==> flow/design.v <==
module maze(clk, reset, start_i, row_i, action_o, coord_o);
    input clk,reset, start_i;
    input [15:0] row_i;
    output reg [1:0] action_o;
    output reg [5:0] coord_o;
    reg [1:0] map [64-1:0];
    reg [1:0] direction [64-1:0];
    (* fsm_encoding = "none" *) reg [1:0] state;
    reg [5:0] cnt;
    reg [5:0] START, END;
    reg [7:0] i;
    always @(posedge clk or posedge reset) begin
        if(reset) begin
            state <= 2'd0;
            action_o <= 2'b00;
        end
        else begin
            case (state)
                2'd0: begin
                   state <= start_i ? 2'd1 : 2'd0;
                   action_o <= start_i ? 2'b01 : 2'b00;
                   cnt <= 1'b0;
                   coord_o <= 6'b0; 
                end
                2'd1: begin
                    if(cnt!=8) begin
                        for(i = 0; i != 8; i = i + 1) begin
                            map[cnt + (i << 3)] <= row_i >> (14 - (i << 1)); 
                        end
                    end
                    else begin
                        START <= ((row_i[15:12]) << 3) + (row_i[11:8]);
                        END <= ((row_i[7:4]) << 3) + (row_i[3:0]);
                        state <= 2'd2;
                        action_o <= 2'b10;
                    end
                    cnt <= cnt + 1;
                end
                2'd2: begin
                    for (i = 0; i != 64; i = i + 1) begin
                        if(map[i] == 2'b11) begin
                            if(i < 56) begin
                                if(map[i+8] == 2'b00) begin
                                    map[i+8] <= 2'b11;
                                    direction[i+8] <= 2'b10;
                                end
                                if(map[i+8] == 2'b10) begin
                                    direction[i+8] <= 2'b10;
                                    state <= 2'd3;
                                    action_o <= 2'b11;
                                    coord_o  <= START;
                                end
                            end
                            if(i > 7) begin
                                if(map[i-8] == 2'b00) begin
                                    map[i-8] <= 2'b11;
                                    direction[i-8] <= 2'b11;
                                end
                                if(map[i-8] == 2'b10) begin
                                    direction[i-8] <= 2'b11;
                                    state <= 2'd3;
                                    action_o <= 2'b11;
                                    coord_o  <= START;
                                end
                            end
                            if(i[2:0] != 0) begin
                                if(map[i-1] == 2'b00) begin
                                    map[i-1] <= 2'b11;
                                    direction[i-1] <= 2'b01;
                                end
                                if(map[i-1] == 2'b10) begin
                                    direction[i-1] <= 2'b01;
                                    state <= 2'd3;
                                    action_o <= 2'b11;
                                    coord_o  <= START;
                                end
                            end
                            if(i[2:0] != 7) begin
                                if(map[i+1] == 2'b00) begin
                                    map[i+1] <= 2'b11;
                                    direction[i+1] <= 2'b00;
                                end
                                if(map[i+1] == 2'b10) begin
                                    direction[i+1] <= 2'b00;
                                    state <= 2'd3;
                                    action_o <= 2'b11;
                                    coord_o  <= START;
                                end
                            end
                            map[i] <= 2'b01;
                        end
                    end
                end
                2'd3: begin
                    if(coord_o != END) begin
                        if(direction[coord_o] == 2'b00) begin
                            coord_o <= coord_o - 1;
                        end
                        else if(direction[coord_o] == 2'b01) begin
                            coord_o <= coord_o + 1;
                        end
                        else if(direction[coord_o] == 2'b10) begin
                            coord_o <= coord_o - 8;
                        end
                        else if(direction[coord_o] == 2'b11) begin
                            coord_o <= coord_o + 8;
                        end
                    end
                    else begin
                        action_o <= 2'b00;
                        state <= 2'd0;
                    end
                end
                default: begin
                end
            endcase
        end
    end
endmodule
==> flow/config.mk <==
export PLATFORM = sky130hd
export DESIGN_NAME = maze
export DESIGN_NICKNAME = maze
export VERILOG_FILES = /design/flow/design.v
export SDC_FILE = /design/flow/constraint.sdc
export NUM_CORES = 4
export LEC_CHECK = 0
export CAP_MARGIN = 20
export CORE_MARGIN = 2
export CORE_UTILIZATION = 61
export CTS_CLUSTER_DIAMETER = 372
export CTS_CLUSTER_SIZE = 21
export MAX_ROUTING_LAYER = met4
export SETUP_SLACK_MARGIN = 0.57
export SLEW_MARGIN = 20
==> flow/constraint.sdc <==
create_clock -name core_clock -period 3.2 [get_ports {clk}]
set_input_delay 0.6400 -clock core_clock [delete_from_list [all_inputs] [get_ports {clk}]]
set_output_delay 0.6400 -clock core_clock [all_outputs]
set_load 0.01 [all_outputs]
run.sh (not shown) runs the stock make flow with config.mk's settings and CLKGATE_MAP_FILE=.
The baseline failed in global routing.
Then changed:
ABC_AREA = 1   (was default)
CORE_ASPECT_RATIO = 0.7   (was default)
CORE_UTILIZATION = 72   (was 61)
CTS_CLUSTER_DIAMETER = 396   (was 372)
CTS_CLUSTER_SIZE = 99   (was 21)
HOLD_SLACK_MARGIN = 0.29   (was default)
MAX_ROUTING_LAYER = default   (was met4)
PLACE_DENSITY = 0.42   (was default)
SETUP_SLACK_MARGIN = 0.3   (was 0.57)
clock period = 1.01 ns   (was 3.2 ns; I/O delays follow)
Now the flow stopped in detailed placement on DPL-0038.
Synthesized cell count climbs by 19%.
Die size drops by 15%.
Synthesized area stays flat.
Then changed:
ABC_AREA = default   (was 1)
CORE_ASPECT_RATIO = default   (was 0.7)
CORE_UTILIZATION = 40   (was 72)
CTS_CLUSTER_DIAMETER = default   (was 396)
CTS_CLUSTER_SIZE = default   (was 99)
HOLD_SLACK_MARGIN = default   (was 0.29)
PLACE_DENSITY = default   (was 0.42)
SETUP_SLACK_MARGIN = default   (was 0.3)
clock period = 3.63 ns   (was 1.01 ns; I/O delays follow)
=> This time the run completed with no timing, DRC or antenna violations; area after synthesis is about the same; synthesized cell count came out lower by about a fifth; die area climbs by well over a third.
Then changed:
CORE_UTILIZATION = 61   (was 40)
CTS_CLUSTER_SIZE = 35   (was default)
MAX_ROUTING_LAYER = met4   (was default)
clock period = 3.7 ns   (was 3.63 ns; I/O delays follow)
Result: The changed run went through all stages and came out clean. Wire length came out higher by 0.93%. Power came out lower by about 0.8%. Utilization came out higher by 22 points.

* * *

Setup of JK:
RTL: the design.v shown in full above, as it stands there.
export LEC_CHECK = 0
export ABC_AREA = 1
export CAP_MARGIN = 20
export CELL_PAD_IN_SITES_DETAIL_PLACEMENT = 2
export CELL_PAD_IN_SITES_GLOBAL_PLACEMENT = 3
export CORE_ASPECT_RATIO = 1.57
export CORE_MARGIN = 4
export CORE_UTILIZATION = 72
export CTS_CLUSTER_DIAMETER = 139
export CTS_CLUSTER_SIZE = 79
export GPL_TIMING_DRIVEN = 1
export HOLD_SLACK_MARGIN = -0.02
export MAX_ROUTING_LAYER = met5
export PLACE_DENSITY_LB_ADDON = 0.25
export SLEW_MARGIN = 20
create_clock -name core_clock -period 6.21 [get_ports {clk}]
JK did not make it past 3_1_place_gp_skip_io, where a tool error ended it.
#### Input delta (MS over JK)
Settings: changing CTS_CLUSTER_DIAMETER from 139 to 29; removing MAX_ROUTING_LAYER (formerly met5); changing CORE_MARGIN from 4 to 2; removing CTS_CLUSTER_SIZE (formerly 79); removing CELL_PAD_IN_SITES_GLOBAL_PLACEMENT (formerly 3); removing CELL_PAD_IN_SITES_DETAIL_PLACEMENT (formerly 2); removing PLACE_DENSITY_LB_ADDON (formerly 0.25); removing GPL_TIMING_DRIVEN (formerly 1); setting SETUP_SLACK_MARGIN to 0.77 for the first time; changing CORE_UTILIZATION from 72 to 69; removing HOLD_SLACK_MARGIN (formerly -0.02); removing CORE_ASPECT_RATIO (formerly 1.57); changing the clock period (ns, I/O delays scaled along) from 6.21 to 2.98.
==> comparison <==
- For MS, the flow was terminated by a tool error in 5_1_grt and produced no final design.
- Yosys stat cell total came out exactly the same in MS and JK.
- From JK to MS the numbers moved as follows: number of core rows has decreased; die width has increased; synthesized cell count has remained practically unchanged; complex-gate fraction of the synthesized area has remained practically unchanged; area of the mapped netlist has remained practically unchanged.
- Summary: with JK as the reference, standard cell core area in MS moved up by a few percent.
- Net count after synthesis: MS vs JK identical
- Diff MS..JK | synthesis-stage register bit count | unchanged
Power is estimated from default activity; no workload was simulated.
